==> run a: inputs <==
==> flow/design.v <==
module reflex_core (
    input wire clk,                   
    input wire rst_n,                 
    input wire signed [15:0] z_pos,   
    input wire signed [15:0] z_vel,   
    input wire signed [15:0] kp_gain,
    input wire signed [15:0] kd_gain,
    input wire signed [15:0] vel_threshold,  
    output reg signed [15:0] u_out,   
    output reg guardian_active        
);
    reg signed [31:0] p_term;
    reg signed [31:0] d_term;
    reg signed [31:0] raw_sum;
    localparam signed [15:0] MAX_OUT = 16'd2000;   
    localparam signed [15:0] MIN_OUT = -16'd2000;  
    always @(posedge clk or negedge rst_n) begin
        if (!rst_n) begin
            u_out <= 16'd0;
            guardian_active <= 1'b0;
            p_term <= 32'd0;
            d_term <= 32'd0;
        end else begin
            if (($signed(z_vel) > $signed(vel_threshold)) || 
                ($signed(z_vel) < -$signed(vel_threshold))) begin
                guardian_active <= 1'b1;
                d_term <= z_vel * (kd_gain <<< 1); 
            end else begin
                guardian_active <= 1'b0;
                d_term <= z_vel * kd_gain;
            end
            p_term <= z_pos * kp_gain;  
            raw_sum = -(p_term + d_term); 
            if (raw_sum > MAX_OUT) 
                u_out <= MAX_OUT;
            else if (raw_sum < MIN_OUT) 
                u_out <= MIN_OUT;
            else
                u_out <= raw_sum[15:0];  
        end
    end
endmodule
==> flow/run.sh <==
#!/bin/bash
# the make line also repeats each setting of config.mk as NAME=value (left out here)
make -C /OpenROAD-flow-scripts/flow DESIGN_CONFIG=/design/flow/config.mk WORK_HOME=/design/flow/orfs CLKGATE_MAP_FILE= finish
==> flow/config.mk <==
export PLATFORM = sky130hd
export DESIGN_NAME = reflex_core
export DESIGN_NICKNAME = reflex_core
export VERILOG_FILES = /design/flow/design.v
export SDC_FILE = /design/flow/constraint.sdc
export NUM_CORES = 4
export LEC_CHECK = 0
export ABC_AREA = 0
export CAP_MARGIN = 20
export CORE_ASPECT_RATIO = 0.5
export CORE_MARGIN = 10
export CORE_UTILIZATION = 68
export CTS_CLUSTER_DIAMETER = 233
export CTS_CLUSTER_SIZE = 98
export HOLD_SLACK_MARGIN = -0.08
export MAX_ROUTING_LAYER = met4
export MIN_ROUTING_LAYER = met1
export PLACE_DENSITY_LB_ADDON = 0.3
export SETUP_SLACK_MARGIN = -0.39
export SLEW_MARGIN = 20
==> flow/constraint.sdc <==
create_clock -name core_clock -period 7.92 [get_ports {clk}]
set_input_delay 1.5840 -clock core_clock [delete_from_list [all_inputs] [get_ports {clk}]]
set_output_delay 1.5840 -clock core_clock [all_outputs]
set_load 0.01 [all_outputs]
==> run b (differences from run a) <==
==> flow/config.mk (replaced) <==
export PLATFORM = sky130hd
export DESIGN_NAME = reflex_core
export DESIGN_NICKNAME = reflex_core
export VERILOG_FILES = /design/flow/design.v
export SDC_FILE = /design/flow/constraint.sdc
export NUM_CORES = 4
export LEC_CHECK = 0
export CAP_MARGIN = 20
export CORE_MARGIN = 2
export CORE_UTILIZATION = 40
export SLEW_MARGIN = 20
==> flow/constraint.sdc (replaced) <==
create_clock -name core_clock -period 7.78 [get_ports {clk}]
set_input_delay 1.5560 -clock core_clock [delete_from_list [all_inputs] [get_ports {clk}]]
set_output_delay 1.5560 -clock core_clock [all_outputs]
set_load 0.01 [all_outputs]
==> changes_impl.md <==
### Changed

* Layout Check Fails: setup timing
* PnR worst setup slack at -1.973 ps
* Drt wl/cell at 16.98 um
* Max-slew headroom at 0.5318
* Post-CTS Resized at 0
* Fillers at 2497
* Full die area at 0.04674 mm2
* Critical Path Stages at 24
* CP bufs+invs at 6
* Final cell count without fillers at 3620
* Latency at later pin at 350 ps
* Worst slew pin tran at 695.9 ps
* Status: finished with violations
* Final setup vio count at 1
(the above is from run a)
==> changes_impl.md <==
### Changed

* Max-area cell class: logic gates
* Status: complete, no violations
* Latency at later pin at 360 ps
* Max-slew headroom at 0.5150
* PnR worst setup slack at 185.6 ps
* Fillers at 6240
* Worst slew pin tran at 721.3 ps
* Full die area at 0.06675 mm2
* Final cell count without fillers at 4046
* Critical Path Stages at 20
* Post-CTS Resized at 7
* Final setup vio count at 0
* Drt wl/cell at 14.99 um
* CP bufs+invs at 4
* Clock root buffer: clkbuf_16
(the above is from run b)


==> 03-03: inputs <==
RTL: the design.v shown in full above, as it stands there.
make LEC_CHECK=0 ABC_AREA=1 CAP_MARGIN=20 CELL_PAD_IN_SITES_DETAIL_PLACEMENT=1 CELL_PAD_IN_SITES_GLOBAL_PLACEMENT=2 CORE_ASPECT_RATIO=1.05 CORE_MARGIN=3 CORE_UTILIZATION=40 CTS_CLUSTER_SIZE=25 GPL_ROUTABILITY_DRIVEN=1 MAX_ROUTING_LAYER=met4 SETUP_SLACK_MARGIN=0.97 SLEW_MARGIN=35 TNS_END_PERCENT=100 finish   # period 5.22 ns
run.sh (not shown) runs the stock make flow with config.mk's settings and CLKGATE_MAP_FILE=.
==> inputs of 03-28, as changes to 03-03 <==
- ABC_AREA: 1 -> unset
- CELL_PAD_IN_SITES_DETAIL_PLACEMENT: 1 -> unset
- CELL_PAD_IN_SITES_GLOBAL_PLACEMENT: 2 -> unset
- CORE_ASPECT_RATIO: 1.05 -> unset
- CORE_MARGIN: 3 -> 2
- CTS_CLUSTER_SIZE: 25 -> unset
- GPL_ROUTABILITY_DRIVEN: 1 -> unset
- MAX_ROUTING_LAYER: met4 -> unset
- SETUP_SLACK_MARGIN: 0.97 -> unset
- SLEW_MARGIN: 35 -> 20
- TNS_END_PERCENT: 100 -> unset
==> flow/constraint.sdc (replaced) <==
create_clock -name core_clock -period 10.3 [get_ports {clk}]
set_input_delay 2.0600 -clock core_clock [delete_from_list [all_inputs] [get_ports {clk}]]
set_output_delay 2.0600 -clock core_clock [all_outputs]
set_load 0.01 [all_outputs]
==> inputs of 04-01, as changes to 03-03 <==
- CELL_PAD_IN_SITES_DETAIL_PLACEMENT: 1 -> unset
- CORE_ASPECT_RATIO: 1.05 -> unset
- CORE_MARGIN: 3 -> 2
- CORE_UTILIZATION: 40 -> 19
- CTS_CLUSTER_SIZE: 25 -> 21
- GPL_TIMING_DRIVEN: unset -> 0
- MAX_ROUTING_LAYER: met4 -> unset
- MIN_ROUTING_LAYER: unset -> met1
- PLACE_DENSITY: unset -> 0.64
- SETUP_SLACK_MARGIN: 0.97 -> 0.71
- SLEW_MARGIN: 35 -> 20
- TNS_END_PERCENT: 100 -> 50
==> flow/constraint.sdc (replaced) <==
create_clock -name core_clock -period 8.0 [get_ports {clk}]
set_input_delay 1.6000 -clock core_clock [delete_from_list [all_inputs] [get_ports {clk}]]
set_output_delay 1.6000 -clock core_clock [all_outputs]
set_load 0.01 [all_outputs]
==> inputs of 02-22, as changes to 03-03 <==
- ABC_AREA: 1 -> unset
- CELL_PAD_IN_SITES_DETAIL_PLACEMENT: 1 -> unset
- CELL_PAD_IN_SITES_GLOBAL_PLACEMENT: 2 -> unset
- CORE_ASPECT_RATIO: 1.05 -> unset
- CORE_MARGIN: 3 -> 2
- CORE_UTILIZATION: 40 -> 68
- CTS_CLUSTER_SIZE: 25 -> 99
- GPL_ROUTABILITY_DRIVEN: 1 -> unset
- MAX_ROUTING_LAYER: met4 -> unset
- PLACE_DENSITY: unset -> 0.41
- SETUP_SLACK_MARGIN: 0.97 -> unset
- SLEW_MARGIN: 35 -> 20
- TNS_END_PERCENT: 100 -> 5
==> flow/constraint.sdc (replaced) <==
create_clock -name core_clock -period 4.32 [get_ports {clk}]
set_input_delay 0.8640 -clock core_clock [delete_from_list [all_inputs] [get_ports {clk}]]
set_output_delay 0.8640 -clock core_clock [all_outputs]
set_load 0.01 [all_outputs]
==> notes <==
02-22 reached the layout checks and failed them: setup timing. 03-03 completed and failed the layout checks on setup timing. 04-01 finished with timing, DRC and antenna clean. 03-28 finished with timing, DRC and antenna clean. Wire length: 03-03 > 04-01 > 02-22 > 03-28. Synthesized area: 03-03 is larger than 03-28 (6.0%). Global-route usage: 04-01 < 03-28 < 03-03 < 02-22. In 03-03 the non-clock buffer count is higher than in 02-22, by 234.
==> figures <==
                                                                  04-01                       02-22                       03-03                    03-28
Result of the run                               complete, no violations  complete, but fails checks  complete, but fails checks  complete, no violations
Reasons for failing layout checks                                     -                setup timing                setup timing                        -
Tightest Pin Transition                                        0.923 ns                    0.792 ns                    0.396 ns                 0.940 ns
Via count normalized by instance count                             3.82                        5.93                        4.89                     5.07
Buf+Inv Stages, Crit Path                                             6                           6                           9                        5
Number of cell instances after yosys synthesis                     3640                        2869                        3640                     2869
DR vias                                                           21500                       22900                       25500                    19100
Destination of the worst hold path                             u_out[0]                           -                           -                 u_out[0]
Routed length per placed instance                               15.0 um                     20.9 um                     19.8 um                  15.8 um
Diode insertion count for antenna repair                              0                           1                           0                        0
Synthesized instance count                                         3640                        2869                        3640                     2869
AND-OR/OR-AND share of the synthesized area                       3.84%                       8.41%                       3.84%                    8.41%
Number of well-tap cells placed                                    1903                         511                         891                      855


==> inputs of run B <==
// reflex_core: RTL as listed in full above, without the edits since
make LEC_CHECK=0 ABC_AREA=0 CAP_MARGIN=0 CELL_PAD_IN_SITES_DETAIL_PLACEMENT=1 CORE_ASPECT_RATIO=1.78 CORE_MARGIN=10 CORE_UTILIZATION=62 CTS_CLUSTER_DIAMETER=233 GPL_ROUTABILITY_DRIVEN=1 GPL_TIMING_DRIVEN=0 MAX_ROUTING_LAYER=met4 MIN_ROUTING_LAYER=met2 PLACE_DENSITY=0.89 SETUP_SLACK_MARGIN=-0.39 SLEW_MARGIN=10 TNS_END_PERCENT=85 finish   # period 7.92 ns
==> run X (differences from run B) <==
- CAP_MARGIN: 0 -> 20
- CELL_PAD_IN_SITES_DETAIL_PLACEMENT: 1 -> not set
- CORE_ASPECT_RATIO: 1.78 -> 0.92
- CORE_MARGIN: 10 -> 2
- CORE_UTILIZATION: 62 -> 72
- GPL_ROUTABILITY_DRIVEN: 1 -> not set
- GPL_TIMING_DRIVEN: 0 -> not set
- HOLD_SLACK_MARGIN: not set -> -0.09
- MIN_ROUTING_LAYER: met2 -> met1
- PLACE_DENSITY: 0.89 -> not set
- PLACE_DENSITY_LB_ADDON: not set -> 0.22
- SLEW_MARGIN: 10 -> 20
- TNS_END_PERCENT: 85 -> not set
==> flow/constraint.sdc (replaced) <==
create_clock -name core_clock -period 6.71 [get_ports {clk}]
set_input_delay 1.3420 -clock core_clock [delete_from_list [all_inputs] [get_ports {clk}]]
set_output_delay 1.3420 -clock core_clock [all_outputs]
set_load 0.01 [all_outputs]
==> run D (differences from run B) <==
- ABC_AREA: 0 -> not set
- CAP_MARGIN: 0 -> 20
- CELL_PAD_IN_SITES_DETAIL_PLACEMENT: 1 -> not set
- CORE_ASPECT_RATIO: 1.78 -> not set
- CORE_MARGIN: 10 -> 2
- CORE_UTILIZATION: 62 -> 72
- CTS_CLUSTER_DIAMETER: 233 -> not set
- CTS_CLUSTER_SIZE: not set -> 14
- GPL_ROUTABILITY_DRIVEN: 1 -> not set
- GPL_TIMING_DRIVEN: 0 -> not set
- MAX_ROUTING_LAYER: met4 -> not set
- MIN_ROUTING_LAYER: met2 -> not set
- PLACE_DENSITY: 0.89 -> not set
- PLACE_DENSITY_LB_ADDON: not set -> 0.24
- SETUP_SLACK_MARGIN: -0.39 -> not set
- SLEW_MARGIN: 10 -> 20
- TNS_END_PERCENT: 85 -> not set
==> flow/constraint.sdc (replaced) <==
create_clock -name core_clock -period 6.32 [get_ports {clk}]
set_input_delay 1.2640 -clock core_clock [delete_from_list [all_inputs] [get_ports {clk}]]
set_output_delay 1.2640 -clock core_clock [all_outputs]
set_load 0.01 [all_outputs]
==> impl_metrics.tcl <==
# flow metrics
set metrics [dict create \
    status "complete, but fails checks" \
    setup_slack_ns -1.44 \
    setup_violations 36 \
    die_area_um2 37500 \
    place_area_um2 30200 \
    overflow 0 \
    grt_usage_pct 46.1 \
    use_met2_pct 78.5 \
    so_faults "negative setup slack" \
]
[end of results for run D]
==> impl_metrics.tcl <==
# flow metrics
set metrics [dict create \
    clkSlewWorstSetupHoldPaths_ns 0.07 \
    status "complete, but fails checks" \
    seq_share_pct 6.62 \
    setup_violations 25 \
    mux_area_share_pct 0.754 \
    overflow 0 \
    die_area_um2 37500 \
    so_faults "negative setup slack" \
    inv_count 699 \
    grt_usage_pct 40.8 \
    use_met2_pct 69.0 \
    clock_area_share_pct 1.09 \
    place_area_um2 29900 \
    die-height_um 186 \
    setup_slack_ns -0.310 \
]
[end of results for run X]
==> impl_metrics.tcl <==
# implementation run metrics
set metrics [dict create \
    status "aborted with a tool error" \
    tool.error "[ERROR GRT-0116] Global routing finished with congestion. Check the congestion regions in the DRC Viewer." \
    gr-usage-met3_pct 93.6 \
    grt_usage_pct 92.7 \
    h-tree-depth 3 \
    overflow 791 \
    place_area_um2 27600 \
    die_area_um2 50700 \
    cts_buffers 9 \
    failing_step "global routing (5_1_grt)" \
    cts_resized 224 \
    use_met2_pct 94.7 \
]
[end of results for run B]
